===== design/flow/config.mk =====
export PLATFORM = sky130hd
export DESIGN_NAME = c6502
export DESIGN_NICKNAME = c6502
export VERILOG_FILES = /design/flow/design.v
export SDC_FILE = /design/flow/constraint.sdc
export NUM_CORES = 4
export LEC_CHECK = 0
export CAP_MARGIN = 20
export CELL_PAD_IN_SITES_GLOBAL_PLACEMENT = 2
export CORE_MARGIN = 2
export CORE_UTILIZATION = 57
export CTS_CLUSTER_SIZE = 47
export GPL_TIMING_DRIVEN = 1
export MAX_ROUTING_LAYER = met4
export SLEW_MARGIN = 25
export TNS_END_PERCENT = 75

===== design/flow/design.v =====
module c6502
(
    input               clock,
    input               ce,
    input               reset_n,
    output      [15:0]  address,
    input       [ 7:0]  in,
    output reg  [ 7:0]  out,
    output reg          we
);
assign address = cp ? ab : pc;
localparam
    LDC = 0,
    ZP  = 1,    ZPX = 2,    ZPY = 3,
    ABS = 4,    ABX = 5,    ABY = 6,    ABZ = 7,
    IX  = 8,    IX2 = 9,    IX3 = 10,
    IY  = 11,   IY2 = 12,   IY3 = 13,
    RUN = 14,   BRA = 15,
    JP1 = 16,   JP2 = 17,
    JND = 18,   TRM = 19,   POP = 20,   JSR = 21,
    RTS = 22;
localparam
    ORA = 0,    AND = 1,    EOR = 2,    ADC = 3,
    STA = 4,    LDA = 5,    CMP = 6,    SBC = 7,
    ASL = 8,    ROL = 9,    LSR = 10,   ROR = 11,
    BIT = 13,   DEC = 14,   INC = 15;
localparam
    DST_A = 0,  DST_X = 1,  DST_Y = 2,  DST_S = 3,
    SRC_D = 0,  SRC_X = 1,  SRC_Y = 2,  SRC_A = 3;
reg [ 7:0]  a, x, y, s, p;
reg         cp;
reg [ 4:0]  t;           
reg [ 2:0]  m;           
reg [15:0]  ab, pc;
reg [ 7:0]  op, w;       
reg [ 3:0]  alu;         
reg [ 1:0]  dst, src;
wire [8:0] zpx = in + x;
wire [8:0] zpy = in + y;
wire [3:0] bra = {p[1], p[0], p[6], p[7]};  
wire [7:0] sn  = s + 1;
always @(posedge clock)
if (reset_n == 1'b0) begin
    p  <= 8'b01100001;
    t  <= 1'b0;
    cp <= 1'b0;
    pc <= 16'h0000;
    a  <= 8'h80;
    x  <= 8'hFE;
    y  <= 8'hDA;
    s  <= 8'h00;
    we <= 1'b0;
end
else if (ce) begin
    we  <= 1'b0;
    case (t)
    LDC: begin
        pc  <= pc + 1;
        m   <= 0;
        op  <= in;
        dst <= DST_A;
        src <= SRC_D;
        casex (in)
        8'b010_011_00: t <= JP1;  
        8'b011_011_00: t <= JND;  
        8'b001_000_00: t <= JSR;  
        8'b011_000_00: t <= RTS;  
        8'bxxx_000_x1: t <= IX;
        8'bxxx_010_x1,
        8'b1xx_000_x0: t <= RUN;  
        8'bxxx_100_x1: t <= IY;
        8'bxxx_110_x1: t <= ABY;
        8'bxxx_001_xx: t <= ZP;
        8'bxxx_011_xx,
        8'b001_000_00: t <= ABS;
        8'b10x_101_1x: t <= ZPY;
        8'bxxx_101_xx: t <= ZPX;
        8'b10x_111_1x: t <= ABY;
        8'bxxx_111_xx: t <= ABX;
        8'bxxx_100_00: t <= BRA;
        default:       t <= RUN;
        endcase
        casex (in)
        8'bxxx_xxx_01: begin alu <= in[7:5]; end
        8'b100_xx1_x0: begin alu <= STA; end
        8'b101_xx1_x0,
        8'b101_000_x0,
        8'b101_010_00,
        8'b10x_010_10,
        8'b100_110_00: begin alu <= LDA; end
        8'b11x_000_00,
        8'b11x_xx1_00: begin alu <= CMP; end
        8'b001_0x1_00: begin alu <= BIT; end
        8'b110_xx1_10,
        8'b100_010_00,
        8'b110_010_10: begin alu <= DEC; end
        8'b111_xx1_10,
        8'b11x_010_00: begin alu <= INC; end
        8'b00x_110_00: begin p[0] <= in[5]; t <= LDC; end  
        8'b01x_110_00: begin p[2] <= in[5]; t <= LDC; end  
        8'b101_110_00: begin p[6] <= 1'b0;  t <= LDC; end  
        8'b11x_110_00: begin p[3] <= in[5]; t <= LDC; end  
        8'b0xx_010_10: begin alu <= {1'b1, in[7:5]}; src <= SRC_A; end
        8'b0xx_xx1_10: begin alu <= {1'b1, in[7:5]}; end
        8'b111_010_10: begin t <= LDC; end
        8'b100_110_10: begin t <= LDC; s <= x; end
        8'b101_110_10: begin x <= s; p[7] <= s[7]; p[1] <= s == 0; t <= LDC; end
        8'b0x0_010_00: begin
            t   <= TRM;
            we  <= 1;
            cp  <= 1;
            out <= in[6] ? a : (p | 8'h30);
            ab  <= {8'h01, s};
            s   <= s - 1;
        end
        8'b0x1_010_00: begin t <= POP; cp <= 1; ab <= {8'h01, sn}; s <= sn; end
        8'b011_000_00: begin cp <= 1; ab <= {8'h01, sn}; end
        endcase
        casex (in)
        8'h86, 8'hA6, 8'hB6, 8'h96, 8'h8E, 8'hAE,
        8'hBE, 8'hA2, 8'hCA, 8'hE8, 8'h9A,
        8'hE0, 8'b111_xx1_00:
            dst <= DST_X;
        8'hA0, 8'h84, 8'hA4, 8'h88, 8'hC8,
        8'h8C, 8'hAC, 8'h94, 8'hB4, 8'hBC,
        8'hC0, 8'b110_xx1_00:
            dst <= DST_Y;
        endcase
        case (in)
        8'hE8, 8'hCA, 8'h8A: src <= SRC_X;  
        8'h88, 8'hC8, 8'h98: src <= SRC_Y;  
        8'hA8, 8'hAA: src <= SRC_A;  
        endcase
    end
    ZP:  begin t <= RUN; ab <= in;       cp <= 1; pc <= pc + 1; end
    ZPX: begin t <= RUN; ab <= zpx[7:0]; cp <= 1; pc <= pc + 1; end
    ZPY: begin t <= RUN; ab <= zpy[7:0]; cp <= 1; pc <= pc + 1; end
    ABS: begin t <= ABZ; pc <= pc + 1; ab <= in; end
    ABX: begin t <= ABZ; pc <= pc + 1; ab <= zpx; end
    ABY: begin t <= ABZ; pc <= pc + 1; ab <= zpy; end
    ABZ: begin t <= RUN; pc <= pc + 1; ab[15:8] <= ab[15:8] + in; cp <= 1; end
    IX:  begin t <= IX2; pc <= pc + 1; cp <= 1; ab <= zpx[7:0]; end
    IY:  begin t <= IY2; pc <= pc + 1; cp <= 1; ab <= in; end
    IX2: begin t <= IX3; w  <= in; ab[7:0] <= ab[7:0] + 1; end
    IY2: begin t <= IY3; w  <= in; ab[7:0] <= ab[7:0] + 1; end
    IX3: begin t <= RUN; ab <= {in, w}; end
    IY3: begin t <= RUN; ab <= {in, w} + y; end
    BRA: begin t <= LDC; pc <= pc + 1 + ((bra[op[7:6]] == op[5]) ? {{8{in[7]}}, in[7:0]} : 0); end
    JP1: begin t <= JP2; pc <= pc + 1; w <= in; end
    JP2: begin t <= LDC; pc <= {in, w}; end
    JND: case (m)
        0: begin m <= 1;   ab[ 7:0] <= in; pc <= pc + 1; end
        1: begin m <= 2;   ab[15:8] <= in; pc <= pc + 1; cp <= 1; end
        2: begin m <= 3;   pc[ 7:0] <= in; ab[7:0] <= ab[7:0] + 1; end
        3: begin t <= LDC; pc[15:8] <= in; cp <= 0; end
    endcase
    POP: begin t <= LDC; cp <= 0; if (op[6]) begin a <= in; p[7] <= in[7]; p[1] <= in == 0; end else p <= in; end
    JSR: case (m)
        0: begin m <= 1; w  <= in; pc <= pc + 1; end
        1: begin m <= 2; we <= 1; out <= pc[15:8]; ab      <= {8'h01, s};  pc[15:8] <= in; cp <= 1;end
        2: begin m <= 3; we <= 1; out <= pc[ 7:0]; ab[7:0] <= ab[7:0] - 1; pc[7:0]  <= w;  end
        3: begin t <= LDC; cp <= 0; s <= s - 2; end
    endcase
    RTS: case (m)
        0: begin m <= 1;   pc[7:0] <= in; ab[7:0] <= ab[7:0] + 1; end
        1: begin t <= LDC; pc <= {in, pc[7:0]} + 1; s <= s + 2; cp <= 0; end
    endcase
    RUN: begin
        cp <= 0;
        t  <= LDC;
        casex (op) 8'bxxx_010_x1, 8'b1xx_000_x0: pc <= pc + 1; endcase
        casex (op)
            8'b100_xxx_01,
            8'b100_xx1_x0: begin t <= TRM; out <= R; we <= 1'b1; cp <= 1'b1; end
            8'bxxx_xxx_01,
            8'b0xx_010_10,
            8'b100_010_10,
            8'b100_110_00: begin a <= R; p <= F; end
            8'b101_xx1_00,
            8'b101_000_00,
            8'b1x0_010_00,
            8'b101_010_00: begin y <= R; p <= F; end
            8'b101_xx1_10,
            8'b101_000_10,
            8'b111_010_00,
            8'b110_010_10,
            8'b101_010_10: begin x <= R; p <= F; end
            8'b0xx_xx1_10,
            8'b11x_xx1_10: begin t <= TRM; out <= R; we <= 1'b1; cp <= 1'b1; p <= F; end
            8'b110_xxx_01,
            8'b11x_000_00,
            8'b11x_xx1_00,
            8'b001_0x1_00: begin p <= F; end
        endcase
    end
    TRM: begin cp <= 0; t <= LDC; end
    endcase
end
wire [7:0] op1 =
    dst == DST_A ? a :
    dst == DST_X ? x :
    dst == DST_Y ? y : s;
wire [7:0] op2 =
    src == SRC_A ? a :
    src == SRC_X ? x :
    src == SRC_Y ? y : in;
wire [8:0] R =
    alu == ORA ? op1 | op2 :
    alu == AND ? op1 & op2 :
    alu == EOR ? op1 ^ op2 :
    alu == ADC ? op1 + op2 + cin :
    alu == STA ? op1 :
    alu == LDA ? op2 :
    alu == CMP ? op1 - op2 :
    alu == SBC ? op1 - op2 - !cin :
    alu == ASL ? {op2[6:0], 1'b0} :
    alu == ROL ? {op2[6:0], cin} :
    alu == LSR ? {1'b0, op2[7:1]} :
    alu == ROR ? {cin, op2[7:1]} :
    alu == BIT ? op1 & op2 :
    alu == DEC ? op2 - 1 :
    alu == INC ? op2 + 1 : 0;
wire sign  =  R[7];         
wire zero  = ~|R[7:0];      
wire oadc  = (op1[7] ^ op2[7] ^ 1'b1) & (op1[7] ^ R[7]);
wire osbc  = (op1[7] ^ op2[7] ^ 1'b0) & (op1[7] ^ R[7]);
wire cin   =  p[0];
wire carry =  R[8];
wire [7:0] F =
    alu == ADC ? {sign, oadc, p[5:2], zero,  carry} :
    alu == CMP ? {sign,       p[6:2], zero, ~carry} :
    alu == SBC ? {sign, osbc, p[5:2], zero, ~carry} :
    alu == ASL || alu == ROL ? {sign, p[6:2], zero, op2[7]} :
    alu == LSR || alu == ROR ? {sign, p[6:2], zero, op2[0]} :
    alu == BIT ? {op2[7:6], p[5:2], zero, p[0]} :
                 {sign,     p[6:2], zero, p[0]};
endmodule

===== design/flow/constraint.sdc =====
create_clock -name core_clock -period 15.6 [get_ports {clock}]
set_input_delay 3.1200 -clock core_clock [delete_from_list [all_inputs] [get_ports {clock}]]
set_output_delay 3.1200 -clock core_clock [all_outputs]
set_load 0.01 [all_outputs]

===== design/flow/run.sh =====
#!/bin/bash
# the make line also repeats each setting of config.mk as NAME=value (left out here)
make -C /OpenROAD-flow-scripts/flow DESIGN_CONFIG=/design/flow/config.mk WORK_HOME=/design/flow/orfs CLKGATE_MAP_FILE= finish

==> CHANGELOG.md, run 1 <==
### Metrics

* Outcome: aborted with a tool error
* Failed at: global placement without I/O (3_1_place_gp_skip_io)
* First Error: [ERROR GPL-0301] Utilization 110.036 % exceeds 100%.
* Syn_area_per_cell at 7.578 um2
* And+or+nand+nor area frac at 0.2119
* Adder Share, Synth at 0.09037
* YS warnings at 1
* Chip Area at 25400 um2
* # rows at 56
* Cell count after synthesis at 1816
* Mux share at 0.05819
* Max-area cell share at 0.1295
* Die Wd at 159.4 um
* Post-synth top area cell: dfxtp_1
* Top cells by area: dfxtp_1, edfxtp_1, ha_1
* Seq/Total Area, Yosys at 0.2255
* Cell Area, Synth at 13760 um2
* AND-OR/OR-AND share of the synthesized area at 0.2885
* Top cell types by occurrence after synthesis: nand2_1, a21oi_1, nor2_1, o21ai_0, clkbuf_1
* Number of enable flip-flop cells at 44
* DIE HEIGHT at 159.4 um
* Ys cells at 1816
* Synth cell types at 81
* Core area at 23610 um2
* Main logic family: AND-OR/OR-AND gates
* Floorplan Nets at 1921
* Post-synth regs at 133
* Yosys stat chip area at 13760 um2
* Fp util at 0.5828
* Post-Synth XOR/XNOR Area at 0.06555
* Most common cell in the netlist: nand2_1
* Post-synth top flop: dfxtp_1
* Asr flop ratio synth at 0
==> run 2: changes to the inputs <==
CELL_PAD_IN_SITES_GLOBAL_PLACEMENT = unset   (was 2)
CORE_UTILIZATION = 44   (was 57)
CTS_CLUSTER_DIAMETER = 236   (was unset)
CTS_CLUSTER_SIZE = 98   (was 47)
GPL_TIMING_DRIVEN = unset   (was 1)
MAX_ROUTING_LAYER = unset   (was met4)
PLACE_DENSITY = 0.37   (was unset)
SETUP_SLACK_MARGIN = -0.65   (was unset)
SLEW_MARGIN = 20   (was 25)
TNS_END_PERCENT = unset   (was 75)
clock period = 10.0 ns   (was 15.6 ns; I/O delays follow)
==> run 2 against run 1 <==
Effect of this change:
- now clean on timing, DRC and antenna
- synthesized area stayed put
- die size is 29% higher
- synthesized cell count stayed put
==> CHANGELOG.md, run 2 <==
## Flow update

* RePlAce Congestion at 0.9260
* Max_cap viols at 0
* Global route overflow at 0
* R2r worst-path depth at 15
* Sequential share of power at 0.311
* Hpwl dp at 39970 um
* Non-filler instance count after layout at 2181
* Hold Crit Endpoint: we
* Sequential Area at 3103 um2
* Worst slack at placement at 2.480 ns
* Antenna Cells at 0
* Comb power at 728 uW
* CP required at 10.18 ns
* DRC viols at 0
* Syn_area_per_cell at 7.578 um2 (unchanged)
* Chip Area at 32710 um2 (+29%)
* Post-Route WL at 53930 um
* CP Capture Type: flop
* Worst r2r dst: out[7]
* CTS clk-pin slew, worst paths at 0.07 ns
* Top power group: combinational logic
* Worst Setup SP: in[0]
* Area of the multi-input gates at 9848 um2
* Asr flop ratio synth at 0 (unchanged)
* Tool warnings at 49
* Vias in the first global route at 13.32k
* Post CTS Setup Buffer Count at 0
* Cell Area, Synth at 13760 um2 (unchanged)
* FF-to-FF Start: src[1]
* Slowest stage delay, CP at 0.58 ns
* CP max-delay cell: a2111oi_0
* Worst path bufs/invs at 3
* CTS Root Cell: clkbuf_16
* Starting DRT DRC Count at 1816
* Worst path depth at 17
* Crit path max-delay family: simple AND/OR/NAND/NOR gates
* Final Hold Viols at 0
* Core area at 30670 um2 (+30%)
* Min setup slack post-route at 2.864 ns
* Floorplan Nets at 1921 (unchanged)
* Mux share at 0.05819 (unchanged)
* Drt first pass iters at 7
* Seq/Total Area, Yosys at 0.2255 (unchanged)
* Initial antenna violation count at 0
* Cell count after synthesis at 1816 (unchanged)
* Post-synth top area cell: dfxtp_1
* Number of fill cells at 3075
* P&R area growth vs syn at 8.573%
* Synth cell types at 81 (unchanged)
* Most common cell in the netlist: nand2_1
* Worst-margin pin slew at 1.115 ns
* Largest net degree at the start of global routing at 51
* HP Class: flop to flop
* CTS buffer count at 17
* WL/cell at 24.73 um
* Adder Share, Synth at 0.09037 (unchanged)
* Net Sw Frac at 0.3845
* Clk_skew at 0.009857 ns
* Max-slew headroom at 0.2510
* Period utilization at 0.7136
* And+or+nand+nor area frac at 0.2119 (unchanged)
* Fin util at 0.4872
* Power Dens Cells at 138.0 nW/um2
* Vias at 14.35k
* Outcome: timing/DRC/antenna clean
* Worst hold path depth at 1
* CTS tree: yes
* Worst R2R Setup Slack at 4.58 ns
* YS warnings at 1 (unchanged)
* Tmin final at 7.136 ns
* Setup TNS at 0 ns
* Crit path launch type: primary input
* Total net switching power at 792.7 uW
* Clk ins delay skew pair at 0.46 ns
* Comb pwr share at 0.353
* Top cell types by occurrence after synthesis: nand2_1, a21oi_1, nor2_1, o21ai_0, clkbuf_1
* Fp util at 0.4487 (-0.1341)
* Post-synth top flop: dfxtp_1
* Max-slew violations at 0
* Clk buf depth at 2
* Count of final setup violators at 0
* I/O pin count at 36
* Final net count at 1877
* Worst setup path endpoint: out[7]
* Worst Path Arrival at 7.32 ns
* Number of enable flip-flop cells at 44 (unchanged)
* First-pass GRT wire length at 82700 um
* Post_cts resized at 0
* Worst vdd rail ir drop at 0.0001297 V
* Ys cells at 1816 (unchanged)
* RSZ-0062 raised after global routing: false
* HP Start: we
* Clock share of power at 0.336
* Max Fclk at 0.1401 GHz
* Internal cell power at 1269 uW
* Main logic family: AND-OR/OR-AND gates
* Leakage at 0.005692 uW
* ANT nets after route at 0
* Post-synth regs at 133 (unchanged)
* Total GRT Usage at 0.3266
* Crit Path Category: primary input to flop
* Seq pwr at 642 uW
* Max-area cell share at 0.1295 (unchanged)
* Clk sinks at 133
* Inst Count DP at 2149
* DIE HEIGHT at 180.9 um (+13%)
* Crit path cell chain: clkdlybuf4s50_1 -> buf_4 -> mux2_2 -> o21a_1 -> a21boi_0 -> inv_1 -> ha_1 -> fa_1 -> or3_1 -> and3_1 -> a2111oi_0 -> nor3_1 -> or4_1 -> nand3_1 -> nand4_1 -> nand2_1 -> o221ai_1
* IO buf count at 35
* # rows at 64 (+14%)
* AND-OR/OR-AND share of the synthesized area at 0.2885 (unchanged)
* Top cells by area: dfxtp_1, edfxtp_1, ha_1
* Via/cell ratio at 6.580
* Worst-path maximum fanout at 27
* CTS H-tree depth at 4
* Die Wd at 180.9 um (+13%)
* Clock group at 692 uW
* Yosys stat chip area at 13760 um2 (unchanged)
* Post-Synth XOR/XNOR Area at 0.06555 (unchanged)
* Post-CTS Hold Buffers at 0
## run 2: metal layers
metal	wire length (um)	part of all wire	track usage	vias to the layer above
li1	-	-	-	6683
met5	0	0	0	-
met2	22590	0.42	0.4754	684
met4	834	0.015	0.07452	0
met3	4859	0.090	0.06531	56
met1	25640	0.48	0.4911	6928
## run 2: layout make-up
cell class | instances | area share
repair buffers | 65 | 0.03701
flip-flops and latches | 133 | 0.2077
clock inverters | 12 | 0.009127
well taps | 396 | 0.03316
multi-input cells | 1468 | 0.6591
inverters | 87 | 0.02186
clock buffers | 20 | 0.03207
## run 2: through the flow
stage	area, um2	power, uW	hold WS (ns)
finish	14940	2062	0.4689
global route	14940	2166	0.5001
CTS	14930	2047	0.4756
detailed placement	14320	1361	0.4530
global placement	14310	1359	0.4367
floorplan	13760	1154	0.4483
==> run 3: changes to the inputs <==
CORE_UTILIZATION = 40   (was 44)
CTS_CLUSTER_DIAMETER = unset   (was 236)
CTS_CLUSTER_SIZE = unset   (was 98)
PLACE_DENSITY = unset   (was 0.37)
SETUP_SLACK_MARGIN = unset   (was -0.65)
clock period = 6.71 ns   (was 10.0 ns; I/O delays follow)
==> run 3 against run 2 <==
Effect of this change:
- still clean
- power up 45%
- non-clock buffer count is 1 higher
- clock power rose by 38%
- combinational power increased by 48%
- routed wire length fell by 4.1%
- design area up 0.24%
- via count rose by 1.1%
- critical path depth did not move
- synthesized cell count did not move
- setup slack worse by 2.0 ns
- largest cell class unchanged
==> CHANGELOG.md, run 3 <==
## Flow update

* # rows at 67 (+4.7%)
* Tool warnings at 47 (-4.1%)
* Initial antenna violation count at 2 (+2)
* RePlAce Congestion at 0.9392 (+1.4%)
* Leakage at 0.005675 uW (-0.30%)
* Crit path launch type: primary input
* Drt first pass iters at 8 (+1)
* Clock group at 957 uW (+38%)
* Sequential Area at 3103 um2 (unchanged)
* Period utilization at 0.8642 (+0.1506)
* Clk_skew at 0.01200 ns (+0.002144 ns)
* CTS tree: yes
* Area of the multi-input gates at 9838 um2 (-0.10%)
* I/O pin count at 36 (unchanged)
* Number of fill cells at 3408 (+11%)
* Count of final setup violators at 0 (unchanged)
* Worst setup path endpoint: out[7]
* Chip Area at 35900 um2 (+9.8%)
* First-pass GRT wire length at 80220 um (-3.0%)
* Outcome: timing/DRC/antenna clean
* Worst hold path depth at 1 (unchanged)
* CP max-delay cell: a2111oi_0
* Mux share at 0.05819 (unchanged)
* Most common cell in the netlist: nand2_1
* Main logic family: AND-OR/OR-AND gates
* Worst-path maximum fanout at 6 (-78%)
* Min setup slack post-route at 0.9112 ns (-1.953 ns)
* Internal cell power at 1837 uW (+45%)
* Comb power at 1080 uW (+48%)
* Worst-margin pin slew at 1.195 ns (+0.07975 ns)
* Asr flop ratio synth at 0 (unchanged)
* Cell Area, Synth at 13760 um2 (unchanged)
* Top cell types by occurrence after synthesis: nand2_1, a21oi_1, nor2_1, o21ai_0, clkbuf_1
* Worst Path Arrival at 5.97 ns (-1.35 ns)
* YS warnings at 1 (unchanged)
* R2r worst-path depth at 16 (+1)
* Crit Path Category: primary input to flop
* Top cells by area: dfxtp_1, edfxtp_1, ha_1
* IO buf count at 35 (unchanged)
* Syn_area_per_cell at 7.578 um2 (unchanged)
* Clk buf depth at 2 (unchanged)
* Slowest stage delay, CP at 0.53 ns (-0.05 ns)
* Die Wd at 189.5 um (+4.8%)
* Net Sw Frac at 0.3869 (+0.002400)
* ANT nets after route at 0 (unchanged)
* Clock share of power at 0.319 (-0.017)
* Cell count after synthesis at 1816 (unchanged)
* Max_cap viols at 0 (unchanged)
* Adder Share, Synth at 0.09037 (unchanged)
* Vias in the first global route at 13.46k (+1.0%)
* Worst path bufs/invs at 3 (unchanged)
* Ys cells at 1816 (unchanged)
* Global route overflow at 0 (unchanged)
* Starting DRT DRC Count at 1994 (+9.8%)
* Fin util at 0.4445 (-0.04273)
* Floorplan Nets at 1921 (unchanged)
* Worst r2r dst: out[7]
* Total net switching power at 1159 uW (+46%)
* Worst Setup SP: in[0]
* Post-Synth XOR/XNOR Area at 0.06555 (unchanged)
* Setup TNS at 0 ns (unchanged)
* Post-synth top area cell: dfxtp_1
* Post-synth top flop: dfxtp_1
* CTS buffer count at 17 (unchanged)
* DIE HEIGHT at 189.5 um (+4.8%)
* Post-synth regs at 133 (unchanged)
* HP Start: we
* Post-CTS Hold Buffers at 0 (unchanged)
* And+or+nand+nor area frac at 0.2119 (unchanged)
* Max Fclk at 0.1725 GHz
* Synth cell types at 81 (unchanged)
* Crit path cell chain: clkdlybuf4s50_1 -> mux2_2 -> o21a_1 -> a21boi_0 -> buf_4 -> inv_1 -> ha_1 -> fa_1 -> or3_1 -> and3_1 -> a2111oi_0 -> nor3_1 -> or4_1 -> nand3_1 -> nand4_1 -> nand2_1 -> o221ai_1
* Tmin final at 5.799 ns
* HP Class: flop to flop
* Power Dens Cells at 200.1 nW/um2 (+45%)
* Worst R2R Setup Slack at 1.66 ns (-2.92 ns)
* DRC viols at 0 (unchanged)
* Post-Route WL at 51710 um (-4.1%)
* CTS Root Cell: clkbuf_16
* Post CTS Setup Buffer Count at 0 (unchanged)
* Top power group: combinational logic
* Clk sinks at 133 (unchanged)
* Max-slew violations at 0 (unchanged)
* Hpwl dp at 38100 um (-4.7%)
* Sequential share of power at 0.321 (+0.010)
* Max-area cell share at 0.1295 (unchanged)
* Largest net degree at the start of global routing at 51 (unchanged)
* CTS clk-pin slew, worst paths at 0.07 ns (about the same)
* Yosys stat chip area at 13760 um2 (unchanged)
* AND-OR/OR-AND share of the synthesized area at 0.2885 (unchanged)
* Seq pwr at 962 uW (+50%)
* Final net count at 1878 (+0.053%)
* CTS H-tree depth at 4 (unchanged)
* RSZ-0062 raised after global routing: false
* Max-slew headroom at 0.1971 (-0.05395)
* Worst hold slack at 0.4619 ns (-0.007016 ns)
* Worst path depth at 17 (unchanged)
* CP required at 6.88 ns (-3.30 ns)
* Seq/Total Area, Yosys at 0.2255 (unchanged)
* Post_cts resized at 0 (unchanged)
* Worst vdd rail ir drop at 0.0001921 V (+48%)
* Antenna Cells at 0 (unchanged)
* Worst slack at placement at 0.5136 ns (-1.967 ns)
* Number of enable flip-flop cells at 44 (unchanged)
* Hold Crit Endpoint: we
* WL/cell at 23.15 um (-6.4%)
* P&R area growth vs syn at 8.837%
* FF-to-FF Start: src[1]
* Core area at 33700 um2 (+9.9%)
* Vias at 14.51k (+1.1%)
* Clk ins delay skew pair at 0.45 ns (about the same)
* CP Capture Type: flop
* Total GRT Usage at 0.2869 (-0.03976)
* Final Hold Viols at 0 (unchanged)
* Comb pwr share at 0.360 (+0.007)
* Via/cell ratio at 6.496 (-1.3%)
* Crit path max-delay family: simple AND/OR/NAND/NOR gates
* Fp util at 0.4084 (-0.04035)
## run 3: cell type report
| type | instances | area share |
|---|---|---|
| multi-input combinational | 1468 | 0.6568 |
| sequential | 133 | 0.2072 |
| timing repair buffer | 66 | 0.03759 |
| tap | 448 | 0.03742 |
| clock buffer | 18 | 0.03007 |
| inverter | 87 | 0.02180 |
| clock inverter | 14 | 0.009105 |
## run 3: through the flow
step           total power [uW]  cells  cell area (um2)
2_1_floorplan              1720   1816            13760
4_1_cts                    2973   2234            14980
6_report                   2997   2234            14980
3_3_place_gp               2010   2202            14390
5_1_grt                    3142   2234            14980
3_5_place_dp               2022   2202            14390
## run 3: metal layers
| metal | vias to the layer above | global-route usage | share of wire |
|---|---|---|---|
| li1 | 6688 | - | - |
| met1 | 6993 | 0.4167 | 0.45 |
| met2 | 749 | 0.4212 | 0.42 |
| met3 | 79 | 0.06580 | 0.11 |
| met4 | 2 | 0.08110 | 0.021 |
| met5 | - | 0 | 0.00014 |
==> run 4: changes to the inputs <==
CORE_UTILIZATION = 72   (was 40)
CTS_CLUSTER_SIZE = 72   (was unset)
PLACE_DENSITY_LB_ADDON = 0.0   (was unset)
SETUP_SLACK_MARGIN = 1.44   (was unset)
clock period = 4.95 ns   (was 6.71 ns; I/O delays follow)
==> run 4 against run 3 <==
Effect of this change:
- clock power is 34% higher
- register-to-register slack worse by 1.0 ns
- combinational power rose by 95%
- critical path depth down 1
- clock-buffer cell count unchanged
- sequential share of layout area decreased by 1.7 points
- power increased by 57%
- hold slack better by 0.051 ns
- synthesized cell count stayed put
- cell count is 5.3% lower
- non-clock buffer count grew 95
- setup slack worse by 0.29 ns
- critical path type is now flop to flop
- critical endpoint is now p[7]
- largest cell class unchanged
==> CHANGELOG.md, run 4 <==
## Flow update

* Syn_area_per_cell at 7.578 um2 (unchanged)
* P&R area growth vs syn at 18.69%
* CP max-delay cell: dfxtp_1
* Cell Area, Synth at 13760 um2 (unchanged)
* CP required at 5.28 ns (-1.60 ns)
* Post-synth top flop: dfxtp_1
* Adder Share, Synth at 0.09037 (unchanged)
* Post-synth top area cell: dfxtp_1
* Die Wd at 142.3 um (-25%)
* Via/cell ratio at 7.904 (+22%)
* Clk ins delay skew pair at 0.45 ns (about the same)
* Asr flop ratio synth at 0 (unchanged)
* Mux share at 0.05819 (unchanged)
* Cell count after synthesis at 1816 (unchanged)
* HP Start: m[0]
* Seq/Total Area, Yosys at 0.2255 (unchanged)
* Setup TNS at 0 ns (unchanged)
* Crit path max-delay family: simple AND/OR/NAND/NOR gates
* DRC viols at 0 (unchanged)
* Inst Count DP at 2033 (-7.7%)
* Top cells by area: dfxtp_1, edfxtp_1, ha_1
* RePlAce Congestion at 1.067 (+14%)
* Max-slew violations at 0 (unchanged)
* Global route overflow at 0 (unchanged)
* Worst hold slack at 0.5133 ns (+0.05141 ns)
* Core area at 18710 um2 (-44%)
* Post-synth regs at 133 (unchanged)
* Vias in the first global route at 15.10k (+12%)
* Clk sinks at 133 (unchanged)
* Max-slew headroom at 0.3047 (+0.1076)
* Clk buf depth at 2 (unchanged)
* Clock share of power at 0.273 (-0.046)
* Yosys stat chip area at 13760 um2 (unchanged)
* Largest net degree at the start of global routing at 47 (-7.8%)
* Seq pwr at 1310 uW (+36%)
* Crit Path Category: flop to flop
* Worst R2R Setup Slack at 0.63 ns (-1.03 ns)
* Synth cell types at 81 (unchanged)
* Final Hold Viols at 0 (unchanged)
* WL/cell at 27.48 um (+19%)
* CP Capture Type: flop
* Worst setup path endpoint: p[7]
* Ys cells at 1816 (unchanged)
* Post-Synth XOR/XNOR Area at 0.06555 (unchanged)
* Worst Setup SP: s[0]
* Worst hold path depth at 2 (+1)
* Starting DRT DRC Count at 3472 (+74%)
* First-pass GRT wire length at 84210 um (+5.0%)
* Drt first pass iters at 14 (+6)
* # rows at 50 (-25%)
* Crit path cell chain: mux2i_1 -> o21ai_0 -> mux2i_1 -> buf_4 -> ha_4 -> fa_2 -> or3_4 -> and3_4 -> a2111oi_4 -> nor3_2 -> or4_4 -> nand3_4 -> nand4_1 -> buf_4 -> o211ai_1 -> a21oi_1
* Outcome: timing/DRC/antenna clean
* Worst path bufs/invs at 2 (-1)
* Vias at 16.72k (+15%)
* CTS buffer count at 17 (unchanged)
* Max Fclk at 0.2312 GHz
* Worst path depth at 16 (-1)
* CTS clk-pin slew, worst paths at 0.07 ns (about the same)
* Period utilization at 0.8736 (+0.009446)
* Most common cell in the netlist: nand2_1
* Total net switching power at 1912 uW (+65%)
* DIE HEIGHT at 142.3 um (-25%)
* Number of enable flip-flop cells at 44 (unchanged)
* Internal cell power at 2789 uW (+52%)
* Clk_skew at 0.01040 ns (-0.001603 ns)
* CTS Root Cell: clkbuf_16
* Total GRT Usage at 0.5403 (+0.2534)
* FF-to-FF Start: s[0]
* Post-Route WL at 58130 um (+12%)
* Comb power at 2110 uW (+95%)
* Non-filler instance count after layout at 2115 (-5.3%)
* Net Sw Frac at 0.4067 (+0.01985)
* HP Class: flop to flop
* Clock group at 1280 uW (+34%)
* Number of fill cells at 1019 (-70%)
* Max-area cell share at 0.1295 (unchanged)
* IO buf count at 35 (unchanged)
* And+or+nand+nor area frac at 0.2119 (unchanged)
* Hpwl dp at 38140 um (about the same)
* Tmin final at 4.325 ns
* Worst vdd rail ir drop at 0.0003031 V (+58%)
* Top cell types by occurrence after synthesis: nand2_1, a21oi_1, nor2_1, o21ai_0, clkbuf_1
* ANT nets after route at 0 (unchanged)
* Power Dens Cells at 287.8 nW/um2 (+44%)
* Final net count at 1973 (+5.1%)
* Hold Crit Endpoint: m[0]
* Leakage at 0.006344 uW (+12%)
* Tool warnings at 50 (+6.4%)
* Sequential share of power at 0.278 (-0.043)
* Main logic family: AND-OR/OR-AND gates
* I/O pin count at 36 (unchanged)
* Chip Area at 20240 um2 (-44%)
* Top power group: combinational logic
* Worst r2r dst: p[7]
* CTS H-tree depth at 4 (unchanged)
* Slowest stage delay, CP at 0.62 ns (+0.09 ns)
* Worst Path Arrival at 4.66 ns (-1.31 ns)
* Crit path launch type: flop
* Fp util at 0.7357 (+0.3274)
* Comb pwr share at 0.449 (+0.089)
* Antenna Cells at 0 (unchanged)
* Floorplan Nets at 1921 (unchanged)
* RSZ-0062 raised after global routing: true
* Max_cap viols at 0 (unchanged)
* Worst-margin pin slew at 1.042 ns (-0.1536 ns)
* Worst-path maximum fanout at 9 (+3)
* CTS tree: yes
* YS warnings at 1 (unchanged)
* R2r worst-path depth at 16 (unchanged)
* AND-OR/OR-AND share of the synthesized area at 0.2885 (unchanged)
* Initial antenna violation count at 2 (unchanged)
* Count of final setup violators at 0 (unchanged)
run 4: routing by layer:
| layer | wire [um] | vias to the layer above | share of wire | global-route usage |
|---|---|---|---|---|
| met5 | 0 | - | 0 | 0 |
| met4 | 6278 | 0 | 0.11 | 0.3737 |
| met3 | 9628 | 633 | 0.17 | 0.2184 |
| met2 | 23160 | 1778 | 0.40 | 0.7923 |
| met1 | 19060 | 7451 | 0.33 | 0.6459 |
| li1 | - | 6855 | - | - |
run 4: cell type report:
type | count | area, um2 | area share
clock buffers | 18 | 429.2 | 0.02627
clock inverters | 14 | 142.6 | 0.008732
inverters | 87 | 330.3 | 0.02022
multi-input cells | 1468 | 10650 | 0.6520
flip-flops and latches | 133 | 3112 | 0.1905
well taps | 234 | 292.8 | 0.01792
repair buffers | 161 | 1378 | 0.08434
run 4: through the flow:
step	total power [uW]	area, um2	worst slack, ns	utilization
2_1_floorplan	2378	13930	0.6388	-
3_3_place_gp	2834	14580	0.08177	0.7795
3_5_place_dp	2886	14580	-0.03102	0.7795
4_1_cts	4276	15680	0.7088	0.8385
5_1_grt	4800	16330	0.6096	0.8732
6_report	4701	16330	0.6254	0.8732
run 4: repair_timing:
action                                  CTS  global route
endpoints found under the setup margin   51            60
gates resized                            76            90
hold buffers                              0             0
pin swaps                                56            60
setup buffers                            26            23
cloned                                    1             0
==> run 5: changes to the inputs <==
CAP_MARGIN = 0   (was 20)
CELL_PAD_IN_SITES_GLOBAL_PLACEMENT = 0   (was unset)
CTS_CLUSTER_SIZE = 80   (was 72)
GPL_TIMING_DRIVEN = 1   (was unset)
MAX_ROUTING_LAYER = met4   (was unset)
SETUP_SLACK_MARGIN = 0.42   (was 1.44)
SLEW_MARGIN = 25   (was 20)
TNS_END_PERCENT = 5   (was unset)
clock period = 4.08 ns   (was 4.95 ns; I/O delays follow)
==> run 5 against run 4 <==
Effect of this change:
- now fails the layout checks on setup timing
- sequential share of layout area grew 0.26 points
- critical path depth grew 1
- clock power grew 23%
- critical path type is now primary input to flop
==> CHANGELOG.md, run 5 <==
## Flow update

* Seq pwr at 1570 uW (+20%)
* Worst hold path depth at 1 (-1)
* Tmin final at 4.081 ns
* # rows at 50 (unchanged)
* First-pass GRT wire length at 84770 um (+0.66%)
* Worst-path maximum fanout at 5 (-4)
* Post-Synth XOR/XNOR Area at 0.06555 (unchanged)
* Hpwl dp at 39140 um (+2.6%)
* Adder Share, Synth at 0.09037 (unchanged)
* Clock group at 1580 uW (+23%)
* P&R area growth vs syn at 17.00%
* Vias at 16.92k (+1.2%)
* Post-synth top flop: dfxtp_1
* Number of enable flip-flop cells at 44 (unchanged)
* Clk sinks at 133 (unchanged)
* Floorplan Nets at 1921 (unchanged)
* Final Hold Viols at 0 (unchanged)
* Crit path max-delay family: simple AND/OR/NAND/NOR gates
* Power Dens Cells at 341.5 nW/um2 (+19%)
* Number of fill cells at 1073 (+5.3%)
* Post-synth top area cell: dfxtp_1
* Clk_skew at 0.01881 ns (+0.008412 ns)
* Via/cell ratio at 7.794 (-1.4%)
* YS warnings at 1 (unchanged)
* Hold Crit Endpoint: we
* Worst-margin pin slew at 0.9829 ns (-0.05859 ns)
* Sequential share of power at 0.285 (+0.007)
* Fin util at 0.8608 (-0.01244)
* CTS Root Cell: clkbuf_16
* Top cells by area: dfxtp_1, edfxtp_1, ha_1
* FF-to-FF Start: src[1]
* Synth cell types at 81 (unchanged)
* Net Sw Frac at 0.3903 (-0.01645)
* Max-slew headroom at 0.3403 (+0.03561)
* DIE HEIGHT at 142.3 um (unchanged)
* Worst Setup SP: in[0]
* Period utilization at 1.000 (+0.1265)
* Worst Path Arrival at 4.25 ns (-0.41 ns)
* Chip Area at 20240 um2 (unchanged)
* Worst path bufs/invs at 3 (+1)
* WL/cell at 26.19 um (-4.7%)
* Main logic family: AND-OR/OR-AND gates
* CP required at 4.25 ns (-1.03 ns)
* Outcome: complete, but fails checks
* I/O pin count at 36 (unchanged)
* CTS tree: yes
* CP Capture Type: flop
* Max_cap viols at 0 (unchanged)
* HP Start: we
* HP Class: flop to flop
* Clk buf depth at 2 (unchanged)
* Seq/Total Area, Yosys at 0.2255 (unchanged)
* Top cell types by occurrence after synthesis: nand2_1, a21oi_1, nor2_1, o21ai_0, clkbuf_1
* Comb pwr share at 0.427 (-0.022)
* Initial antenna violation count at 2 (unchanged)
* Inst Count DP at 2133 (+4.9%)
* Post-Route WL at 56860 um (-2.2%)
* Syn_area_per_cell at 7.578 um2 (unchanged)
* Die Wd at 142.3 um (unchanged)
* RSZ-0062 raised after global routing: true
* Largest net degree at the start of global routing at 47 (unchanged)
* DRC viols at 0 (unchanged)
* Crit Path Category: primary input to flop
* Post-synth regs at 133 (unchanged)
* Most common cell in the netlist: nand2_1
* Vias in the first global route at 15.73k (+4.2%)
* Max-area cell share at 0.1295 (unchanged)
* Yosys stat chip area at 13760 um2 (unchanged)
* Core area at 18710 um2 (unchanged)
* Cell Area, Synth at 13760 um2 (unchanged)
* AND-OR/OR-AND share of the synthesized area at 0.2885 (unchanged)
* CTS clk-pin slew, worst paths at 0.06 ns (about the same)
* Mux share at 0.05819 (unchanged)
* Min setup slack post-route at -0.0007097 ns (-0.6262 ns)
* Max Fclk at 0.2451 GHz
* Cell count after synthesis at 1816 (unchanged)
* R2r worst-path depth at 16 (unchanged)
* Comb power at 2350 uW (+11%)
* PnR Total Power at 5499 uW (+17%)
* Total GRT Usage at 0.5560 (+0.01572)
* Crit path cell chain: buf_12 -> mux2_4 -> o21a_1 -> a21boi_2 -> buf_6 -> inv_4 -> ha_4 -> fa_2 -> or3_4 -> and3_4 -> a2111oi_4 -> nor3_2 -> or4_1 -> nand3_2 -> nand4_1 -> nand2_1 -> o221ai_1
* Count of final setup violators at 1 (+1)
* Top power group: combinational logic
* Internal cell power at 3353 uW (+20%)
* Non-filler instance count after layout at 2171 (+2.6%)
* Final net count at 2027 (+2.7%)
* And+or+nand+nor area frac at 0.2119 (unchanged)
* Max-slew violations at 0 (unchanged)
* SO Faults: setup timing
* Clock share of power at 0.288 (+0.015)
* Clk ins delay skew pair at 0.45 ns (about the same)
* ANT nets after route at 0 (unchanged)
* Asr flop ratio synth at 0 (unchanged)
* Fp util at 0.7357 (unchanged)
* CP max-delay cell: or4_1
* Global route overflow at 0 (unchanged)
* Worst setup path endpoint: out[7]
* RePlAce Congestion at 1.137 (+6.5%)
* Worst hold slack at 0.4637 ns (-0.04959 ns)
* Drt first pass iters at 22 (+8)
* IO buf count at 35 (unchanged)
* Crit path launch type: primary input
* CTS H-tree depth at 4 (unchanged)
* Worst R2R Setup Slack at 0.06 ns (-0.57 ns)
* Tool warnings at 50 (unchanged)
* Worst vdd rail ir drop at 0.0003292 V (+8.6%)
* Ys cells at 1816 (unchanged)
* Slowest stage delay, CP at 0.49 ns (-0.13 ns)
* Starting DRT DRC Count at 4135 (+19%)
* Leakage at 0.006473 uW (+2.0%)
* CTS buffer count at 17 (unchanged)
* Worst r2r dst: out[7]
* Worst path depth at 17 (+1)
* Total net switching power at 2146 uW (+12%)
run 5: area by class of cell:
| class | instances | area (um2) | area share |
|---|---|---|---|
| diodes | 2 | 5.005 | 0.0003108 |
| clock inverters | 10 | 78.83 | 0.004895 |
| clock buffers | 22 | 509.2 | 0.03163 |
| inverters | 87 | 329.1 | 0.02044 |
| multi-input cells | 1468 | 10080 | 0.6258 |
| well taps | 234 | 292.8 | 0.01818 |
| repair buffers | 215 | 1700 | 0.1056 |
| flip-flops and latches | 133 | 3109 | 0.1931 |
run 5: per-stage QoR:
stage	worst slack [ns]	instance area [um2]	setup TNS, ns
detailed placement	-0.8890	15280	-19.90
CTS	-0.006016	16000	-0.006016
global placement	-0.8505	15280	-17.41
finish	-0.0007097	16100	-0.0007097
global route	-0.1035	16100	-0.4048
floorplan	-0.05788	13830	-0.1124
run 5: routing by layer:
layer	wire length (um)	GRT usage	up-vias
met4	4273	0.2811	0
met1	19350	0.6720	7584
met3	10670	0.2645	585
li1	-	-	6971
met2	22570	0.7699	1781
met5	0	-	-
run 5: repair_timing:
item / 4_1_cts / 5_1_grt
hold buffers: 0 / 0
setup buffers: 4 / 0
resized: 34 / 28
pin swaps: 17 / 21
endpoints found under the setup margin: 39 / 34
==> run 6: changes to the inputs <==
ABC_AREA = 0   (was unset)
CELL_PAD_IN_SITES_GLOBAL_PLACEMENT = unset   (was 0)
CORE_UTILIZATION = 71   (was 72)
CTS_CLUSTER_DIAMETER = 107   (was unset)
CTS_CLUSTER_SIZE = 15   (was 80)
GPL_TIMING_DRIVEN = unset   (was 1)
HOLD_SLACK_MARGIN = -0.1   (was unset)
MAX_ROUTING_LAYER = unset   (was met4)
PLACE_DENSITY_LB_ADDON = 0.02   (was 0.0)
SETUP_SLACK_MARGIN = 0.57   (was 0.42)
SLEW_MARGIN = 20   (was 25)
clock period = 4.02 ns   (was 4.08 ns; I/O delays follow)
==> run 6 against run 5 <==
Effect of this change:
- the layout still fails its checks (setup timing)
- largest power group unchanged
- critical path depth is the same
- die size rose by 1.4%
- first-iteration DRC count fell by 8.8%
- clock-buffer cell count is 1 higher
- clock power about the same
- hold slack better by 0.028 ns
- global-route usage down 2.4 points
- cell count rose by 1.2%
- synthesized area unchanged
- critical path type unchanged
==> CHANGELOG.md, run 6 <==
## Flow update

* Outcome: complete, but fails checks
* SO Faults: setup timing
* Ys cells at 1816 (unchanged)
* Asr flop ratio synth at 0 (unchanged)
* Tool warnings at 50 (unchanged)
* P&R area growth vs syn at 17.84%
* Clock group at 1600 uW (about the same)
* RePlAce Congestion at 1.175 (+3.4%)
* Worst R2R Setup Slack at -0.01 ns (-0.07 ns)
* Min setup slack post-route at -0.03262 ns (-0.03191 ns)
* Chip Area at 20510 um2 (+1.4%)
* Mux share at 0.05819 (unchanged)
* Clk ins delay skew pair at 0.45 ns (about the same)
* Top cells by area: dfxtp_1, edfxtp_1, ha_1
* Fp util at 0.7284 (-0.007308)
* Core area at 18890 um2 (+1.0%)
* Most common cell in the netlist: nand2_1
* Worst slack at placement at -1.052 ns (-0.1629 ns)
* Total net switching power at 2146 uW (about the same)
* Vias at 16.53k (-2.3%)
* Worst-path maximum fanout at 5 (unchanged)
* I/O pin count at 36 (unchanged)
* Global route overflow at 0 (unchanged)
* Clk_skew at 0.01530 ns (-0.003514 ns)
* DIE HEIGHT at 143.2 um (+0.68%)
* Sequential share of power at 0.284 (about the same)
* Leakage at 0.006478 uW (about the same)
* R2r worst-path depth at 14 (-2)
* Power Dens Cells at 344.1 nW/um2 (+0.75%)
* Crit path launch type: primary input
* Adder Share, Synth at 0.09037 (unchanged)
* Floorplan Nets at 1921 (unchanged)
* CTS Root Cell: clkbuf_16
* Post-Synth XOR/XNOR Area at 0.06555 (unchanged)
* Fin util at 0.8583 (-0.002459)
* Post-synth top area cell: dfxtp_1
* Net Sw Frac at 0.3846 (-0.005641)
* Number of enable flip-flop cells at 44 (unchanged)
* Cell Area, Synth at 13760 um2 (unchanged)
* Antenna Cells at 0 (-2)
* WL/cell at 25.22 um (-3.7%)
* Clk buf depth at 2 (unchanged)
* CP required at 4.19 ns (-0.06 ns)
* AND-OR/OR-AND share of the synthesized area at 0.2885 (unchanged)
* Initial antenna violation count at 1 (-1)
* Crit path cell chain: buf_8 -> mux2_4 -> o21a_1 -> a21boi_2 -> buf_6 -> inv_4 -> ha_4 -> fa_2 -> or3_4 -> and3_4 -> a2111oi_4 -> nor3_2 -> or4_1 -> nand3_2 -> nand4_1 -> nand2_1 -> o221ai_2
* Main logic family: AND-OR/OR-AND gates
* And+or+nand+nor area frac at 0.2119 (unchanged)
* FF-to-FF Start: src[1]
* Total GRT Usage at 0.5321 (-0.02392)
* Top cell types by occurrence after synthesis: nand2_1, a21oi_1, nor2_1, o21ai_0, clkbuf_1
* Max Fclk at 0.2468 GHz
* Internal cell power at 3434 uW (+2.4%)
* Vias in the first global route at 15.23k (-3.2%)
* Top power group: combinational logic
* # rows at 50 (unchanged)
* CTS tree: yes
* Worst Path Arrival at 4.22 ns (-0.03 ns)
* Syn_area_per_cell at 7.578 um2 (unchanged)
* CTS buffer count at 17 (unchanged)
* Final Hold Viols at 0 (unchanged)
* Drt first pass iters at 15 (-32%)
* First-pass GRT wire length at 83810 um (-1.1%)
* Seq/Total Area, Yosys at 0.2255 (unchanged)
* Max-area cell share at 0.1295 (unchanged)
* CTS H-tree depth at 4 (unchanged)
* Crit path max-delay family: simple AND/OR/NAND/NOR gates
* Post-CTS Hold Buffers at 0 (unchanged)
* Worst r2r dst: out[7]
* Largest net degree at the start of global routing at 47 (unchanged)
* Post-synth regs at 133 (unchanged)
* YS warnings at 1 (unchanged)
* Die Wd at 143.2 um (+0.68%)
* Slowest stage delay, CP at 0.49 ns (about the same)
* Period utilization at 1.008 (+0.007942)
* Clk sinks at 133 (unchanged)
* DRC viols at 0 (unchanged)
* CP Capture Type: flop
* Comb pwr share at 0.429 (+0.002)
* Seq pwr at 1580 uW (about the same)
* Tmin final at 4.053 ns
* RSZ-0062 raised after global routing: true
* Hold Crit Endpoint: we
* Final net count at 2028 (+0.049%)
* Post-Route WL at 55380 um (-2.6%)
* Synth cell types at 81 (unchanged)
* Comb power at 2390 uW (+2%)
* Count of final setup violators at 2 (+1)
* IO buf count at 35 (unchanged)
* CTS clk-pin slew, worst paths at 0.06 ns (about the same)
* Max-slew headroom at 0.2511 (-0.08923)
* Via/cell ratio at 7.527 (-3.4%)
* CP max-delay cell: or4_1
* Worst path depth at 17 (unchanged)
* Post-synth top flop: dfxtp_1
* Worst path bufs/invs at 3 (unchanged)
* Worst setup path endpoint: out[7]
* HP Start: we
* ANT nets after route at 0 (unchanged)
* Cell count after synthesis at 1816 (unchanged)
* Worst Setup SP: in[0]
* HP Class: flop to flop
* Worst hold path depth at 1 (unchanged)
* Worst vdd rail ir drop at 0.0004489 V (+36%)
* Starting DRT DRC Count at 3770 (-8.8%)
* Max_cap viols at 0 (unchanged)
* Yosys stat chip area at 13760 um2 (unchanged)
* Max-slew violations at 0 (unchanged)
* Hpwl dp at 38910 um (-0.60%)
* Worst-margin pin slew at 1.122 ns (+0.1389 ns)
* Number of fill cells at 1143 (+6.5%)
* Clock share of power at 0.287 (about the same)
* Crit Path Category: primary input to flop
## run 6: final cells by class
| type | instances | area, um2 | area share |
|---|---|---|---|
| clock buffer | 23 | 521.8 | 0.03217 |
| timing repair buffer | 216 | 1712 | 0.1055 |
| multi-input combinational | 1468 | 10160 | 0.6266 |
| clock inverter | 9 | 63.81 | 0.003935 |
| inverter | 87 | 329.1 | 0.02029 |
| tap | 260 | 325.3 | 0.02006 |
| sequential | 133 | 3104 | 0.1914 |
## run 6: stage by stage
step                instances  hold WS (ns)  TNS [ns]  area, um2  total power [uW]
floorplan                1816        0.4483   -0.3711      13830              2903
global placement         2159        0.4368    -19.07      15320              3695
detailed placement       2159        0.4834    -21.65      15320              3759
CTS                      2195        0.4981         0      16010              5367
global route             2196        0.5009   -0.4486      16220              5758
finish                   2196        0.4918  -0.06497      16220              5580
## run 6: layer usage
layer / track usage / vias to the layer above / wire length (um)
met5: 0 / - / 10
met1: 0.6824 / 7421 / 19210
li1: - / 6962 / -
met3: 0.2297 / 472 / 10170
met2: 0.7613 / 1672 / 22140
met4: 0.2673 / 2 / 3854
## run 6: repair_timing
item | CTS | global route
buffers inserted | 4 | 1
pin swaps | 4 | 37
endpoints found under the setup margin | 42 | 41
resized | 27 | 45
==> run 7: changes to the inputs <==
ABC_AREA = 1   (was 0)
CAP_MARGIN = 20   (was 0)
CORE_MARGIN = 7   (was 2)
CORE_UTILIZATION = 25   (was 71)
CTS_CLUSTER_DIAMETER = 80   (was 107)
CTS_CLUSTER_SIZE = unset   (was 15)
GPL_ROUTABILITY_DRIVEN = 0   (was unset)
HOLD_SLACK_MARGIN = unset   (was -0.1)
MAX_ROUTING_LAYER = met4   (was unset)
PLACE_DENSITY_LB_ADDON = 0.29   (was 0.02)
SETUP_SLACK_MARGIN = unset   (was 0.57)
TNS_END_PERCENT = 15   (was 5)
clock period = 7.59 ns   (was 4.02 ns; I/O delays follow)
==> run 7 against run 6 <==
Effect of this change:
- now clean on timing, DRC and antenna
- critical path depth increased by 6
- synthesized cell count increased by 19%
- non-clock buffer count decreased by 156
- combinational power decreased by 52%
- die size increased to 3.0 times the previous value
- setup slack improved by 2.4 ns
- sequential power decreased by 46%
- first-iteration DRC count decreased by 45%
- power decreased by 50%
- synthesized area decreased by 0.28%
- highest routed layer is now met4
==> CHANGELOG.md, run 7 <==
## Flow update

* Max Fclk at 0.1914 GHz
* Number of enable flip-flop cells at 44 (unchanged)
* Top cell types by occurrence after synthesis: nand2_1, inv_1, nor2_1, o21ai_0, a21oi_1
* HP Class: flop to flop
* Worst path bufs/invs at 3 (unchanged)
* Worst hold slack at 0.4698 ns (-0.02195 ns)
* I/O pin count at 36 (unchanged)
* Fp util at 0.2540 (-0.4744)
* Die Wd at 248.3 um (+73%)
* And+or+nand+nor area frac at 0.2868 (+0.07491)
* Clk_skew at 0.01388 ns (-0.001411 ns)
* Largest net degree at the start of global routing at 35 (-26%)
* Max_cap viols at 0 (unchanged)
* Cell Area, Synth at 13720 um2 (-0.28%)
* CTS buffer count at 17 (unchanged)
* Hpwl dp at 46530 um (+20%)
* Clk buf depth at 2 (unchanged)
* Crit path launch type: primary input
* Tmin final at 5.224 ns
* Via/cell ratio at 5.429 (-28%)
* Adder Share, Synth at 0.09063 (+0.0002554)
* CP required at 7.76 ns (+3.57 ns)
* CTS H-tree depth at 4 (unchanged)
* Leakage at 0.006722 uW (+3.8%)
* RSZ-0062 raised after global routing: false
* Tool warnings at 47 (-6.0%)
* Count of final setup violators at 0 (-2)
* Worst-margin pin slew at 1.163 ns (+0.04124 ns)
* Synth cell types at 72 (-11%)
* Seq pwr at 847 uW (-46%)
* Inst Count DP at 2850 (+32%)
* Total GRT Usage at 0.1951 (-0.3370)
* Hold Crit Endpoint: we
* Post CTS Setup Buffer Count at 0 (-4)
* Setup TNS at 0 ns (+0.06497 ns)
* Crit path max-delay family: simple AND/OR/NAND/NOR gates
* Main logic family: simple AND/OR/NAND/NOR gates
* Clock group at 812 uW (-49%)
* Vias at 15.65k (-5.3%)
* Floorplan Nets at 2263 (+18%)
* Total net switching power at 1206 uW (-44%)
* # rows at 85 (+70%)
* Worst path depth at 23 (+6)
* YS warnings at 1 (unchanged)
* Yosys stat chip area at 13720 um2 (-0.28%)
* CTS clk-pin slew, worst paths at 0.06 ns (about the same)
* Worst Path Arrival at 5.39 ns (+1.17 ns)
* Placed cell area at 14870 um2 (-2.9%)
* Seq/Total Area, Yosys at 0.2261 (+0.0006373)
* Crit Path Category: primary input to flop
* Vias in the first global route at 14.96k (-1.8%)
* Core area at 54030 um2 (+190%)
* WL/cell at 20.79 um (-18%)
* Period utilization at 0.6882 (-0.3199)
* Outcome: timing/DRC/antenna clean
* Most common cell in the netlist: nand2_1
* CP Capture Type: flop
* Non-filler instance count after layout at 2882 (+31%)
* ANT nets after route at 0 (unchanged)
* Max-area cell share at 0.1298 (+0.0003659)
* CTS Root Cell: clkbuf_16
* Clock share of power at 0.291 (+0.004)
* Clk ins delay skew pair at 0.45 ns (about the same)
* Power Dens Cells at 181.1 nW/um2 (-47%)
* Asr flop ratio synth at 0 (unchanged)
* DRC viols at 0 (unchanged)
* Max-slew violations at 0 (unchanged)
* First-pass GRT wire length at 90180 um (+7.6%)
* Sequential share of power at 0.303 (+0.019)
* Antenna Cells at 0 (unchanged)
* Net Sw Frac at 0.4314 (+0.04679)
* Mux share at 0.0008206 (-0.05737)
* Chip Area at 61650 um2 (+200%)
* IO buf count at 35 (unchanged)
* Top cells by area: dfxtp_1, nand2_1, edfxtp_1
* Ys cells at 2158 (+19%)
* Number of fill cells at 5996 (+420%)
* PnR Total Power at 2796 uW (-50%)
* Worst path most repeated cell: nand2_1
* Cell count after synthesis at 2158 (+19%)
* Drt first pass iters at 9 (-6)
* Area of the multi-input gates at 9057 um2 (-11%)
* P&R area growth vs syn at 12.51%
* R2r worst-path depth at 22 (+8)
* Slowest stage delay, CP at 0.52 ns (+0.03 ns)
* Worst setup path endpoint: out[5]
* Worst r2r dst: pc[15]
* Worst R2R Setup Slack at 2.77 ns (+2.78 ns)
* Final net count at 2278 (+12%)
* Post-Synth XOR/XNOR Area at 0.02671 (-0.03884)
* Post-synth top flop: dfxtp_1
* Design Area, Final at 15440 um2 (-4.8%)
* Max-slew headroom at 0.2220 (-0.02910)
* Top power group: combinational logic
* Starting DRT DRC Count at 2082 (-45%)
* Initial antenna violation count at 1 (unchanged)
* Worst vdd rail ir drop at 0.0001306 V (-71%)
* Worst hold path depth at 2 (+1)
* Global route overflow at 0 (unchanged)
* Clk sinks at 133 (unchanged)
* Post-synth regs at 133 (unchanged)
* Post-synth top area cell: dfxtp_1
* Crit path cell chain: clkdlybuf4s50_1 -> inv_1 -> o21ai_1 -> nand2_1 -> nand2_1 -> nand2_2 -> inv_2 -> ha_1 -> fa_1 -> nand3b_1 -> nand2_1 -> xor2_1 -> nor2_1 -> nand2_1 -> nand2_1 -> o21ai_0 -> nand4_1 -> nand2_1 -> nand4_1 -> nand2_1 -> nand3_1 -> nand2_1 -> nand3_1
* AND-OR/OR-AND share of the synthesized area at 0.2525 (-0.03602)
* Sequential Area at 3104 um2 (unchanged)
* Post-Route WL at 59920 um (+8.2%)
* Worst-path maximum fanout at 9 (+4)
* Internal cell power at 1590 uW (-54%)
* Worst Setup SP: in[0]
* DIE HEIGHT at 248.3 um (+73%)
* FF-to-FF Start: op[6]
* Final Hold Viols at 0 (unchanged)
* CTS tree: yes
* Comb power at 1140 uW (-52%)
* Post-CTS Hold Buffers at 0 (unchanged)
* Syn_area_per_cell at 6.359 um2 (-16%)
* Comb pwr share at 0.406 (-0.023)
* Post_cts resized at 0 (-100%)
* HP Start: we
* CP max-delay cell: clkdlybuf4s50_1
## run 7: layout make-up
cell class / instances / share of cell area
Sequential cell: 133 / 0.2011
Tap cell: 696 / 0.05640
Multi-Input combinational cell: 1612 / 0.5866
Clock inverter: 10 / 0.004457
Timing Repair Buffer: 60 / 0.03485
Inverter: 349 / 0.08485
Clock buffer: 22 / 0.03177
## run 7: stage by stage
stage	utilization	setup slack, ns
after floorplan	-	3.052
after global placement	0.2753	1.981
after detailed placement	0.2753	1.954
after CTS	0.2857	2.406
after global routing	0.2858	1.996
final	0.2858	2.366
## run 7: layer usage
layer,GRT usage,part of all wire
met1,0.2575,0.44
met2,0.2999,0.43
met3,0.03741,0.099
met4,0.06361,0.033
met5,-,0
==> run 8: changes to the inputs <==
CAP_MARGIN = 0   (was 20)
CELL_PAD_IN_SITES_GLOBAL_PLACEMENT = 2   (was unset)
CORE_ASPECT_RATIO = 0.86   (was unset)
CORE_MARGIN = 10   (was 7)
CORE_UTILIZATION = 27   (was 25)
CTS_CLUSTER_DIAMETER = 117   (was 80)
CTS_CLUSTER_SIZE = 42   (was unset)
GPL_TIMING_DRIVEN = 1   (was unset)
HOLD_SLACK_MARGIN = 0.01   (was unset)
PLACE_DENSITY_LB_ADDON = 0.19   (was 0.29)
SETUP_SLACK_MARGIN = 1.9   (was unset)
SLEW_MARGIN = 25   (was 20)
TNS_END_PERCENT = 75   (was 15)
clock period = 8.02 ns   (was 7.59 ns; I/O delays follow)
==> run 8 against run 7 <==
Effect of this change:
- critical path depth is 7 higher
- largest cell class unchanged
- cell count is 0.76% lower
- setup slack better by 0.19 ns
- power is 3.2% lower
- sequential power is 6.3% lower
- utilization is 2.3 points higher
- still clean
==> CHANGELOG.md, run 8 <==
## Flow update

* # rows at 76 (-11%)
* Top cell types by occurrence after synthesis: nand2_1, inv_1, nor2_1, o21ai_0, a21oi_1
* Tmin final at 5.460 ns
* CP Capture Type: flop
* And+or+nand+nor area frac at 0.2868 (unchanged)
* Worst path most repeated cell: nand2_1
* Max-slew headroom at 0.2902 (+0.06823)
* CP required at 8.38 ns (+0.62 ns)
* Adder Share, Synth at 0.09063 (unchanged)
* Worst path bufs/invs at 3 (unchanged)
* Max Fclk at 0.1832 GHz
* Period utilization at 0.6808 (-0.007444)
* R2r worst-path depth at 22 (unchanged)
* Comb pwr share at 0.405 (about the same)
* Setup TNS at 0 ns (unchanged)
* Clock share of power at 0.302 (+0.011)
* Crit path max-delay family: simple AND/OR/NAND/NOR gates
* CTS Root Cell: clkbuf_16
* Vias in the first global route at 14.30k (-4.4%)
* ANT nets after route at 0 (unchanged)
* YS warnings at 1 (unchanged)
* Largest net degree at the start of global routing at 35 (unchanged)
* Top power group: combinational logic
* Worst path depth at 30 (+30%)
* Global route overflow at 0 (unchanged)
* WL/cell at 23.50 um (+13%)
* Number of enable flip-flop cells at 44 (unchanged)
* Seq pwr at 794 uW (-6.3%)
* Final net count at 2289 (+0.48%)
* Worst-margin pin slew at 1.055 ns (-0.1081 ns)
* Post-synth top area cell: dfxtp_1
* Crit path launch type: primary input
* Top cells by area: dfxtp_1, nand2_1, edfxtp_1
* CP max-delay cell: clkdlybuf4s50_1
* Worst hold slack at 0.5088 ns (+0.03901 ns)
* Clk_skew at 0.01096 ns (-0.002921 ns)
* Asr flop ratio synth at 0 (unchanged)
* IO buf count at 35 (unchanged)
* Max-slew violations at 0 (unchanged)
* Outcome: timing/DRC/antenna clean
* Worst hold path depth at 1 (-1)
* Crit Path Category: primary input to flop
* Seq/Total Area, Yosys at 0.2261 (unchanged)
* Clk sinks at 133 (unchanged)
* Post_cts resized at 0 (unchanged)
* Core area at 50210 um2 (-7.1%)
* Worst setup path endpoint: p[6]
* Post-Synth XOR/XNOR Area at 0.02671 (unchanged)
* Initial antenna violation count at 0 (-1)
* Clock group at 817 uW (+0.6%)
* First-pass GRT wire length at 98540 um (+9.3%)
* Total GRT Usage at 0.2217 (+0.02663)
* Worst R2R Setup Slack at 3.23 ns (+0.46 ns)
* Antenna Cells at 0 (unchanged)
* Ys cells at 2158 (unchanged)
* Total net switching power at 1219 uW (+1.1%)
* Vias at 15.52k (-0.81%)
* Via/cell ratio at 5.426 (about the same)
* Cell count after synthesis at 2158 (unchanged)
* Starting DRT DRC Count at 1857 (-11%)
* Max_cap viols at 0 (unchanged)
* FF-to-FF Start: op[6]
* Mux share at 0.0008206 (unchanged)
* Number of fill cells at 5712 (-4.7%)
* Hold Crit Endpoint: src[1]
* HP Class: flop to flop
* Drt first pass iters at 6 (-3)
* Post CTS Setup Buffer Count at 0 (unchanged)
* Worst Path Arrival at 5.82 ns (+0.43 ns)
* Fp util at 0.2733 (+0.01932)
* Slowest stage delay, CP at 0.98 ns (+0.46 ns)
* Max-area cell share at 0.1298 (unchanged)
* P&R area growth vs syn at 12.90%
* Net Sw Frac at 0.4503 (+0.01889)
* Worst r2r dst: pc[15]
* HP Start: src[1]
* Worst vdd rail ir drop at 0.0001392 V (+6.6%)
* Post-CTS Hold Buffers at 0 (unchanged)
* Clk ins delay skew pair at 0.47 ns (+0.02 ns)
* Power Dens Cells at 174.8 nW/um2 (-3.5%)
* Syn_area_per_cell at 6.359 um2 (unchanged)
* Chip Area at 60270 um2 (-2.2%)
* CTS clk-pin slew, worst paths at 0.07 ns (about the same)
* Final Hold Viols at 0 (unchanged)
* Synth cell types at 72 (unchanged)
* Sequential share of power at 0.293 (-0.010)
* RSZ-0062 raised after global routing: false
* Yosys stat chip area at 13720 um2 (unchanged)
* Post-Route WL at 67220 um (+12%)
* Floorplan Nets at 2263 (unchanged)
* Leakage at 0.006778 uW (+0.84%)
* Post-synth top flop: dfxtp_1
* DIE HEIGHT at 229.1 um (-7.7%)
* Cell Area, Synth at 13720 um2 (unchanged)
* Comb power at 1100 uW (-4%)
* Worst Setup SP: in[3]
* I/O pin count at 36 (unchanged)
* Die Wd at 263.1 um (+6.0%)
* CTS buffer count at 17 (unchanged)
* Main logic family: simple AND/OR/NAND/NOR gates
* Most common cell in the netlist: nand2_1
* Tool warnings at 47 (unchanged)
* CTS H-tree depth at 4 (unchanged)
* AND-OR/OR-AND share of the synthesized area at 0.2525 (unchanged)
* Post-synth regs at 133 (unchanged)
* Clk buf depth at 2 (unchanged)
* Count of final setup violators at 0 (unchanged)
* Internal cell power at 1488 uW (-6.4%)
* Hpwl dp at 53020 um (+14%)
* DRC viols at 0 (unchanged)
* CTS tree: yes
* Worst-path maximum fanout at 9 (unchanged)
## run 8: metal layers
metal / global-route usage / routed length (um) / up-vias
li1: - / - / 7375
met5: - / 0 / -
met2: 0.3050 / 27080 / 615
met1: 0.3297 / 34140 / 7480
met3: 0.03952 / 5147 / 49
met4: 0.03822 / 854 / 0
## run 8: layout make-up
| class | instances | area (um2) | area share |
|---|---|---|---|
| multi-input cells | 1612 | 9050 | 0.5841 |
| flip-flops and latches | 133 | 3103 | 0.2003 |
| inverters | 349 | 1310 | 0.08455 |
| well taps | 663 | 829.5 | 0.05354 |
| repair buffers | 71 | 620.6 | 0.04005 |
| clock buffers | 17 | 425.4 | 0.02746 |
| clock inverters | 15 | 155.1 | 0.01001 |
## run 8: metrics by stage
| stage | utilization | power, uW | instances | worst slack [ns] | area [um2] |
|---|---|---|---|---|---|
| 6_report | 0.3086 | 2708 | 2860 | 2.560 | 15490 |
| 5_1_grt | 0.3086 | 2881 | 2860 | 2.210 | 15490 |
| 4_1_cts | 0.3086 | 2709 | 2860 | 2.691 | 15490 |
| 3_5_place_dp | 0.2970 | 1888 | 2828 | 2.207 | 14910 |
| 3_3_place_gp | 0.2969 | 1896 | 2828 | 2.156 | 14900 |
| 2_1_floorplan | - | 1516 | 2158 | 3.396 | 13720 |
Power figures rest on the tool's default switching activity, not on a simulated workload.
